==> run E: inputs <==
==> flow/design.v <==
module buck_v1_0 #(
  parameter model_data_width = 25,
  parameter model_decimal_width = 16
)(
  input aclk, 
  input resetn, 
  input clock_enable,
  input pwm, 
  input signed [model_data_width-1:0] input_voltage,
  input signed [model_data_width-1:0] period_inductor,
  input signed [model_data_width-1:0] period_capacitor,
  input signed [model_data_width-1:0] inverse_resistor,
  output reg signed [model_data_width-1:0] inductor_current,
  output signed [model_data_width-1:0] capacitor_current,
  output signed [model_data_width-1:0] output_current,
  output reg signed [model_data_width-1:0] output_voltage  
);
  wire signed [model_data_width-1:0] voltage_diff;  
  wire signed [(model_data_width*2)-1:0] voltage_diff_intl_2width;  
  wire signed [model_data_width-1:0] voltage_diff_intl;  
  wire signed [(model_data_width*2)-1:0] capacitor_current_intc_2width;  
  wire signed [model_data_width-1:0] capacitor_current_intc;  
  wire signed [(model_data_width*2)-1:0] output_current_2width;  
  assign voltage_diff = pwm? input_voltage - output_voltage: -output_voltage;
  assign voltage_diff_intl_2width = voltage_diff * period_inductor;
  assign voltage_diff_intl = voltage_diff_intl_2width >>> model_decimal_width;
  always @(posedge aclk)
    if (!resetn)
      inductor_current <= 0;
    else 
      if (clock_enable)
        inductor_current <= inductor_current + voltage_diff_intl;
  assign capacitor_current = inductor_current - output_current;
  assign capacitor_current_intc_2width = capacitor_current * period_capacitor;
  assign capacitor_current_intc = capacitor_current_intc_2width >>> model_decimal_width;
  always @(posedge aclk)
    if (!resetn)
      output_voltage <= 0;
    else 
      if (clock_enable)
        output_voltage <= output_voltage + capacitor_current_intc;
  assign output_current_2width = output_voltage * inverse_resistor;
  assign output_current = output_current_2width >>> model_decimal_width;
endmodule
==> flow/run.sh <==
#!/bin/bash
# the make line also repeats each setting of config.mk as NAME=value (left out here)
make -C /OpenROAD-flow-scripts/flow DESIGN_CONFIG=/design/flow/config.mk WORK_HOME=/design/flow/orfs CLKGATE_MAP_FILE= finish
==> flow/config.mk <==
export PLATFORM = sky130hd
export DESIGN_NAME = buck_v1_0
export DESIGN_NICKNAME = buck_v1_0
export VERILOG_FILES = /design/flow/design.v
export SDC_FILE = /design/flow/constraint.sdc
export NUM_CORES = 4
export LEC_CHECK = 0
export ABC_AREA = 1
export CAP_MARGIN = 20
export CORE_ASPECT_RATIO = 1.55
export CORE_MARGIN = 2
export CORE_UTILIZATION = 69
export CTS_CLUSTER_DIAMETER = 400
export CTS_CLUSTER_SIZE = 100
export PLACE_DENSITY = 0.35
export SLEW_MARGIN = 20
export TNS_END_PERCENT = 5
==> flow/constraint.sdc <==
create_clock -name core_clock -period 20.0 [get_ports {aclk}]
set_input_delay 4.0000 -clock core_clock [delete_from_list [all_inputs] [get_ports {aclk}]]
set_output_delay 4.0000 -clock core_clock [all_outputs]
set_load 0.01 [all_outputs]
==> inputs of run D, as changes to run E <==
Settings changed: ABC_AREA 1 to not set, CORE_ASPECT_RATIO 1.55 to not set, CORE_UTILIZATION 69 to 72, CTS_CLUSTER_DIAMETER 400 to 155, CTS_CLUSTER_SIZE 100 to not set, MAX_ROUTING_LAYER set to met4, PLACE_DENSITY 0.35 to not set, TNS_END_PERCENT 5 to not set.
==> flow/constraint.sdc (replaced) <==
create_clock -name core_clock -period 18.3 [get_ports {aclk}]
set_input_delay 3.6600 -clock core_clock [delete_from_list [all_inputs] [get_ports {aclk}]]
set_output_delay 3.6600 -clock core_clock [all_outputs]
set_load 0.01 [all_outputs]
==> results <==
| metric | run E | run D |
|---|---|---|
| Run status | finished clean | failed layout checks |
| Reasons for failing layout checks | - | setup timing |
| Layout buffer count excluding clock buffers | 521 | 833 |
| CP Launch Point | inverse_resistor[16] | inverse_resistor[1] |
| Die Wd | 254 um | 302 um |
| Fill cell total of the finished layout | 7434 | 5428 |
| Worst-skew pair later-pin latency | 0.33 ns | 0.34 ns |
| Mux contribution to synthesized area | 0 | 0.00520 |
| Most prevalent standard cell on the critical path | sky130_fd_sc_hd__fa_1 | sky130_fd_sc_hd__buf_4 |
| Global-route met3 utilization | 0.124 | 0.0901 |
| Post-synth seq share | 0.0150 | 0.0156 |
| Synthesized-area fraction occupied by ao, oa, aoi and oai cells | 0.0442 | 0.0402 |
| Buffer share of cell area | 0.0630 | 0.101 |
| Count of endpoints failing setup in the final report | 0 | 12 |
| Worst min-delay path startpoint | inductor_current[0] | output_voltage[0] |
| Comb area | 55200 um2 | 56400 um2 |
| Number of DRC markers after the initial detailed-route iteration | 4684 | 3662 |
| Post-synthesis average cell area | 7.76 um2 | 8.88 um2 |
| Die height | 391 um | 302 um |
| # Post-CTS Setup Buffers | 0 | 104 |
| Portion of the layout cell area used by clock cells | 0.00214 | 0.00235 |
| Fraction of standard cell area that is sequential | 0.0139 | 0.0136 |
| Diodes inserted | 10 | 7 |

* * *

==> v11: inputs <==
RTL: the design.v shown in full above, as it stands there.
make LEC_CHECK=0 CAP_MARGIN=25 CORE_ASPECT_RATIO=1.44 CORE_MARGIN=2 CORE_UTILIZATION=33 CTS_CLUSTER_SIZE=21 GPL_ROUTABILITY_DRIVEN=0 SETUP_SLACK_MARGIN=-1.37 SLEW_MARGIN=10 TNS_END_PERCENT=15 finish   # period 16.1 ns
run.sh (not shown) runs the stock make flow with config.mk's settings and CLKGATE_MAP_FILE=.
==> v37 (differences from v11) <==
CAP_MARGIN = 15   (was 25)
CORE_ASPECT_RATIO = default   (was 1.44)
CORE_UTILIZATION = 72   (was 33)
CTS_CLUSTER_DIAMETER = 155   (was default)
CTS_CLUSTER_SIZE = default   (was 21)
GPL_ROUTABILITY_DRIVEN = default   (was 0)
MAX_ROUTING_LAYER = met4   (was default)
SETUP_SLACK_MARGIN = default   (was -1.37)
SLEW_MARGIN = 20   (was 10)
TNS_END_PERCENT = default   (was 15)
==> flow/constraint.sdc (replaced) <==
create_clock -name core_clock -period 14.1 [get_ports {aclk}]
set_input_delay 2.8200 -clock core_clock [delete_from_list [all_inputs] [get_ports {aclk}]]
set_output_delay 2.8200 -clock core_clock [all_outputs]
set_load 0.01 [all_outputs]
==> results <==
| quantity | v37 | v11 |
|---|---|---|
| Transition time at the pin with the least slew margin | 1.24 ns | 1.06 ns |
| Count of antenna diodes in the layout | 7 | 2 |
| Clock network area share | 0.203% | 0.237% |
| Clock buffers | 5 | 6 |
| Status | failed layout checks | failed layout checks |
| Violated checks | setup timing | setup timing |
| Number of placement rows | 109 | 194 |
| Met2 wire len | 88900 um | 101000 um |
| Total placed cells including tap cells | 8953 | 10264 |
| Hold WS | 0.648 ns | 0.580 ns |
| Portion of the layout cell area used by non-clock buffers | 12.2% | 10.0% |
| Buffers & Inverters on Critical Path | 20 | 16 |
| Delay contributed by the slowest stage of the critical path | 0.57 ns | 0.55 ns |
| Tapcells | 1165 | 2548 |
| Layout overhead on the synthesized area | 18.4% | 17.2% |
| Top routing layer used | met4 | met5 |
